==> 07-19 <==
// SimulatedDevice
module SimulatedDevice(
    input[1:0] global_state,
    input sys_clk,
    input rx,
    output tx,
    input turn_left_signal,
    input turn_right_signal,
    input move_forward_signal,
    input move_backward_signal,
    input place_barrier_signal,
    input destroy_barrier_signal,
    input rst,
    input clutch,
    input throttle,
    input brake,
    input power_on,
    input power_off,
    output front_detector,
    output back_detector,
    output left_detector,
    output right_detector,
    output move_backward_light,
    output move_forward_light,
    output turn_left_light,
    output turn_right_light,
    output power_light,
    output reg [2:0] state_light,
    output reg [3:0] moving_light,
    output [7:0] seg1,
    output [7:0] seg2,
    output [7:0] an
    );
Settings: LEC_CHECK=0, ABC_AREA=1, CAP_MARGIN=20, CORE_MARGIN=2, CORE_UTILIZATION=72, CTS_CLUSTER_DIAMETER=233, CTS_CLUSTER_SIZE=48, PLACE_DENSITY_LB_ADDON=0.16, SETUP_SLACK_MARGIN=4.02, SLEW_MARGIN=20; clock period 13.6 ns.
run.sh (not shown) runs the stock make flow with config.mk's settings and CLKGATE_MAP_FILE=.
==> 09-07 (differences from 07-19) <==
==> flow/config.mk (replaced) <==
export PLATFORM = sky130hd
export DESIGN_NAME = SimulatedDevice
export DESIGN_NICKNAME = SimulatedDevice
export VERILOG_FILES = /design/flow/design.v
export SDC_FILE = /design/flow/constraint.sdc
export NUM_CORES = 4
export LEC_CHECK = 0
export CAP_MARGIN = 20
export CORE_MARGIN = 2
export CORE_UTILIZATION = 66
export CTS_CLUSTER_SIZE = 80
export SLEW_MARGIN = 20
==> flow/constraint.sdc (replaced) <==
create_clock -name core_clock -period 15.1 [get_ports {sys_clk}]
set_input_delay 3.0200 -clock core_clock [delete_from_list [all_inputs] [get_ports {sys_clk}]]
set_output_delay 3.0200 -clock core_clock [all_outputs]
set_load 0.01 [all_outputs]
==> 12-14 (differences from 07-19) <==
==> flow/config.mk (replaced) <==
export PLATFORM = sky130hd
export DESIGN_NAME = SimulatedDevice
export DESIGN_NICKNAME = SimulatedDevice
export VERILOG_FILES = /design/flow/design.v
export SDC_FILE = /design/flow/constraint.sdc
export NUM_CORES = 4
export LEC_CHECK = 0
export ABC_AREA = 1
export CAP_MARGIN = 5
export CORE_MARGIN = 2
export CORE_UTILIZATION = 70
export CTS_CLUSTER_DIAMETER = 104
export SETUP_SLACK_MARGIN = -0.8
export SLEW_MARGIN = 20
==> flow/constraint.sdc (replaced) <==
create_clock -name core_clock -period 13.3 [get_ports {sys_clk}]
set_input_delay 2.6600 -clock core_clock [delete_from_list [all_inputs] [get_ports {sys_clk}]]
set_output_delay 2.6600 -clock core_clock [all_outputs]
set_load 0.01 [all_outputs]
==> 06-22 (differences from 07-19) <==
==> flow/config.mk (replaced) <==
export PLATFORM = sky130hd
export DESIGN_NAME = SimulatedDevice
export DESIGN_NICKNAME = SimulatedDevice
export VERILOG_FILES = /design/flow/design.v
export SDC_FILE = /design/flow/constraint.sdc
export NUM_CORES = 4
export LEC_CHECK = 0
export CAP_MARGIN = 20
export CORE_MARGIN = 2
export CORE_UTILIZATION = 40
export SLEW_MARGIN = 20
==> flow/constraint.sdc (replaced) <==
create_clock -name core_clock -period 23.9 [get_ports {sys_clk}]
set_input_delay 4.7800 -clock core_clock [delete_from_list [all_inputs] [get_ports {sys_clk}]]
set_output_delay 4.7800 -clock core_clock [all_outputs]
set_load 0.01 [all_outputs]
==> qor summary <==
| metric | 07-19 | 06-22 | 09-07 | 12-14 |
|---|---|---|---|---|
| Clock buffers and inverters, area share | - | 4.369% | 3.584% | 4.085% |
| Endpoint with the worst hold slack | - | ma.mc.divclk_cnt[0] | md.my_divclk.cnt1[0] | en.my_divclk.cnt1[0] |
| Crit path DAT | - | 22.98 ns | 20.06 ns | 18.56 ns |
| Data required time at the worst endpoint | - | 24.35 ns | 15.60 ns | 13.81 ns |
| Antenna cells | - | 0 | 3 | 5 |
| Die Ht | 216.3 um | 298.2 um | 233.0 um | 219.3 um |
| Cell with the largest stage delay on the worst path | - | or4_1 | xnor2_1 | nor2_1 |
| Post-CTS setup buffer count | 108 | 0 | 94 | 58 |
| Result of the run | did not finish | complete, no violations | failed layout checks | failed layout checks |
| Stage where the flow stopped | global routing (5_1_grt) | - | - | - |
| Violated checks | - | - | negative setup slack | max-capacitance violations, max-slew violations, negative setup slack |
| Amount of wire on met3 after detailed routing | - | 2.758 mm | 9.665 mm | 17.11 mm |
| Post-synthesis instance total | 4906 | 4538 | 4538 | 4906 |
| Init Core Util | 73.24% | 40.54% | 67.08% | 71.22% |
| Chip footprint | 46800 um2 | 88930 um2 | 54310 um2 | 48110 um2 |
| Worst setup slack for register-to-register paths | - | 4.75 ns | -3.21 ns | -3.76 ns |
| Number of cells in the design after placement | 5920 | 5619 | 5876 | 5944 |
| Highest net fanout along the worst path | - | 9 | 7 | 4 |
| Post-CTS clock slew at the launch and capture registers of the worst setup and hold paths | - | 0.06 ns | 0.06 ns | 0.06 ns |
| Max Clock Skew | - | 0.07033 ns | 0.02814 ns | 0.01788 ns |

==> v9: inputs <==
SimulatedDevice again, from the RTL that the note above started with.
export LEC_CHECK = 0
export CAP_MARGIN = 30
export CELL_PAD_IN_SITES_DETAIL_PLACEMENT = 2
export CORE_ASPECT_RATIO = 0.9
export CORE_MARGIN = 2
export CORE_UTILIZATION = 67
export CTS_CLUSTER_SIZE = 100
export GPL_TIMING_DRIVEN = 1
export HOLD_SLACK_MARGIN = 0.09
export MAX_ROUTING_LAYER = met5
export PLACE_DENSITY_LB_ADDON = 0.07
export SETUP_SLACK_MARGIN = 2.5
export SLEW_MARGIN = 0
create_clock -name core_clock -period 42.2 [get_ports {sys_clk}]
==> v26 (differences from v9) <==
==> flow/config.mk (replaced) <==
export PLATFORM = sky130hd
export DESIGN_NAME = SimulatedDevice
export DESIGN_NICKNAME = SimulatedDevice
export VERILOG_FILES = /design/flow/design.v
export SDC_FILE = /design/flow/constraint.sdc
export NUM_CORES = 4
export LEC_CHECK = 0
export CAP_MARGIN = 5
export CORE_MARGIN = 2
export CORE_UTILIZATION = 70
export CTS_CLUSTER_DIAMETER = 351
export CTS_CLUSTER_SIZE = 80
export HOLD_SLACK_MARGIN = -0.09
export MAX_ROUTING_LAYER = met4
export SLEW_MARGIN = 20
==> flow/constraint.sdc (replaced) <==
create_clock -name core_clock -period 14.4 [get_ports {sys_clk}]
set_input_delay 2.8800 -clock core_clock [delete_from_list [all_inputs] [get_ports {sys_clk}]]
set_output_delay 2.8800 -clock core_clock [all_outputs]
set_load 0.01 [all_outputs]
==> v24 (differences from v9) <==
==> flow/config.mk (replaced) <==
export PLATFORM = sky130hd
export DESIGN_NAME = SimulatedDevice
export DESIGN_NICKNAME = SimulatedDevice
export VERILOG_FILES = /design/flow/design.v
export SDC_FILE = /design/flow/constraint.sdc
export NUM_CORES = 4
export LEC_CHECK = 0
export CAP_MARGIN = 20
export CORE_ASPECT_RATIO = 1.57
export CORE_MARGIN = 4
export CORE_UTILIZATION = 41
export HOLD_SLACK_MARGIN = 0.05
export SLEW_MARGIN = 20
export TNS_END_PERCENT = 65
==> flow/constraint.sdc (replaced) <==
create_clock -name core_clock -period 22.6 [get_ports {sys_clk}]
set_input_delay 4.5200 -clock core_clock [delete_from_list [all_inputs] [get_ports {sys_clk}]]
set_output_delay 4.5200 -clock core_clock [all_outputs]
set_load 0.01 [all_outputs]
==> comparison <==
v24 finished clean. v26 did not get past global routing with GRT-0232. v9 stopped in detailed placement.
Synthesized cell count is the same in v24 and v9.
In area after synthesis, v9 and v24 do not differ.
The highest die size belongs to v24, the lowest to v26.
==> figures <==
| quantity | v24 | v26 | v9 |
|---|---|---|---|
| Status | no timing/DRC/antenna violations | stopped before the end | stopped before the end |
| Stage where the flow stopped | - | global routing | detailed placement |
| Total half-perimeter wirelength after legalization and detailed placement | 63100 um | 72100 um | - |
| Dpl cells | 5617 | 5881 | - |
| Die ar. | 89300 um^2 | 51300 um^2 | 53500 um^2 |
| Placement Rows | 133 | 81 | 79 |
| H-tree lvl count | 2 | 1 | - |
| Area post-placement | 36800 um^2 | 42400 um^2 | - |
| Post-cts repair resize count | 0 | 85 | - |
| Die Height | 372 um | 226 um | 220 um |
| Hold-fix buffer count after cts | 0 | 0 | - |
| GPL Wtd Cong | 0.871 | 0.938 | 0.938 |
| Place WS | -502 ps | -4900 ps | - |
| Maximum buffer depth of the clock tree | 3 | 3 | - |
| Width of the die | 240 um | 226 um | 244 um |
| Number of CTS-inserted buffers | 45 | 9 | - |
| Clock net sink count | 465 | 465 | - |
| Post-CTS setup buffer count | 0 | 81 | - |
| Core Area | 83700 um^2 | 48800 um^2 | 51400 um^2 |
| Library cell used as clock root buffer | sky130_fd_sc_hd__clkbuf_16 | sky130_fd_sc_hd__clkbuf_16 | - |
